## processor_main
module processor_main(
		input  clk, reset_n,                       
		input  [31:0] dmem_datain, 
		input  [31:0] imem_data,                   
		output [31:0] dmem_addr, dmem_dataout, PC,
		output dmem_rw, io_rw
   );
	reg [31:0] PFD_PC, PDE_PC, PEM_PC, PMW_PC, PFD_INST, PDE_IMM, PDE_RS1, PDE_RS2, PEM_RS2, PEM_PCADDIMM, PMW_PCADDIMM, PEM_ALUOUT, 
				  PEM_CALOUT, PMW_CALOUT, PMW_DOUT;				  
	reg [2:0] PDE_F3;
	reg PDE_F7, PDE_CTRL_MEMWRITE, PEM_CTRL_MEMWRITE, PDE_CTRL_REGWRITE, PEM_CTRL_REGWRITE, PMW_CTRL_REGWRITE, PDE_CTRL_ALUSRC, 
		 PDE_CRTL_IMMTOREG, PEM_BRANCHFLAG, PFD_TAKENFLAG, PDE_TAKENFLAG, PEM_TAKENFLAG;
	reg [1:0] PDE_CTRL_ALUOP, PDE_CTRL_BRANCH, PDE_CTRL_REGWRITESEL, PEM_CTRL_BRANCH, PEM_CTRL_REGWRITESEL, PMW_CTRL_REGWRITESEL;
	reg [4:0] PDE_RDA, PEM_RDA, PMW_RDA;
	wire STALL, PFD_FLUSH, PDE_FLUSH, TAKENFLAG;
	assign PC = PFD_PC;
	wire ALU_BRANCHFLAG, ALU_BRANCHFLAG_int;	
	assign ALU_BRANCHFLAG = (PEM_PC == 32'b0) ? 1'b0 : ALU_BRANCHFLAG_int;
   wire [31:0] next_instruction, PCADD4;     
   wire [31:0] inst;                 
	wire [31:0] data_rs1;
	wire [31:0] data_rs2, ALU_OUT, PCADDIMM;
	wire [31:0] REALBRANCH;
	assign REALBRANCH = ({(PDE_CTRL_BRANCH[1] & ALU_BRANCHFLAG), PDE_CTRL_BRANCH[0]} == 2'b00) ? PDE_PC :
							  ({(PDE_CTRL_BRANCH[1] & ALU_BRANCHFLAG), PDE_CTRL_BRANCH[0]} == 2'b01) ? PDE_PC :
							  ({(PDE_CTRL_BRANCH[1] & ALU_BRANCHFLAG), PDE_CTRL_BRANCH[0]} == 2'b10) ? ALU_OUT : PCADDIMM;
	add pcadd4(.A(PFD_PC), .B(32'd4), .CIN(1'b0), .OF(), .SUM(PCADD4));
	wire [31:0] NEXTPREDICTED;
	assign NEXTPREDICTED = PCADD4;	 
	assign TAKENFLAG = 1'b0;  
	assign next_instruction = (ALU_BRANCHFLAG ^ PDE_TAKENFLAG) ? REALBRANCH : NEXTPREDICTED;
	assign PFD_FLUSH = ALU_BRANCHFLAG ^ PDE_TAKENFLAG;
	assign PDE_FLUSH = ALU_BRANCHFLAG ^ PDE_TAKENFLAG;
   assign inst = imem_data;
	wire CTRL_MEMWRITE, CTRL_ALUSRC, CTRL_REGWRITE, CRTL_IMMTOREG;
	wire [1:0] CTRL_ALUOP, CTRL_BRANCH, CTRL_REGWRITESEL;
	Control_Unit cu(
		.instruction(PFD_INST),
		.clk(clk),
		.MEMWRITE(CTRL_MEMWRITE), 
		.ALUSRC(CTRL_ALUSRC), 
		.REGWRITE(CTRL_REGWRITE), 
		.IMMTOREG(CRTL_IMMTOREG),
		.STALLSIG(),
		.ALUOP(CTRL_ALUOP), 
		.BRANCH(CTRL_BRANCH), 
  ...
Size in the first run: ~5,100 cells after synthesis, ~1,500 flip-flops, about 160 I/O pins, about 78,000 um^2 of cells after synthesis.
Settings: LEC_CHECK=0, CAP_MARGIN=20, CORE_ASPECT_RATIO=1.16, CORE_MARGIN=2, CORE_UTILIZATION=70, CTS_CLUSTER_DIAMETER=97, CTS_CLUSTER_SIZE=12, PLACE_DENSITY=0.64, SLEW_MARGIN=20, TNS_END_PERCENT=95; clock period 14.4 ns.
run.sh (not shown) runs the stock make flow with config.mk's settings and CLKGATE_MAP_FILE=.
The baseline failed in global routing.
Rerun with:
- CORE_ASPECT_RATIO: 1.16 -> default
- CORE_UTILIZATION: 70 -> 40
- CTS_CLUSTER_DIAMETER: 97 -> default
- CTS_CLUSTER_SIZE: 12 -> default
- PLACE_DENSITY: 0.64 -> default
- TNS_END_PERCENT: 95 -> default
- clock period: 14.4 -> 10.2 ns (I/O delays scaled with it)
Outcome: With this change the flow completed without violations. Die area rises by about 70%. Synthesized cell count does not change. Synthesized area does not change.
Rerun with:
- CORE_UTILIZATION: 40 -> 70
- CTS_CLUSTER_DIAMETER: default -> 202
- CTS_CLUSTER_SIZE: default -> 36
- clock period: 10.2 -> 5.67 ns (I/O delays scaled with it)
With this change the flow ended with an error in global routing on GRT-0116.
Die area is lower by 43%.
Synthesized cell count stays the same.
Synthesized area is unchanged.
Rerun with:
- CORE_UTILIZATION: 70 -> 56
- CTS_CLUSTER_DIAMETER: 202 -> default
- CTS_CLUSTER_SIZE: 36 -> default
- clock period: 5.67 -> 10.2 ns (I/O delays scaled with it)
What happened: This time the run produced a clean layout. Synthesized cell count stays the same. Synthesized area does not change. Die area rose by 25%.
Rerun with:
- CORE_UTILIZATION: 56 -> 66
- CTS_CLUSTER_DIAMETER: default -> 227
- CTS_CLUSTER_SIZE: default -> 42
- clock period: 10.2 -> 5.67 ns (I/O delays scaled with it)
Outcome:
- This time the run never finished: it broke off in global routing on ODB-0269
- synthesized area stays the same
- die area came out lower by 15%
- synthesized cell count does not change
Rerun with:
- CORE_UTILIZATION: 66 -> 9
- CTS_CLUSTER_DIAMETER: 227 -> default
- CTS_CLUSTER_SIZE: 42 -> default
- clock period: 5.67 -> 17.5 ns (I/O delays scaled with it)
After rerunning:
- This time the run ran to the end with no violations
- die size came out higher to 7.2 times its value
- synthesized area is unchanged
- synthesized cell count is unchanged
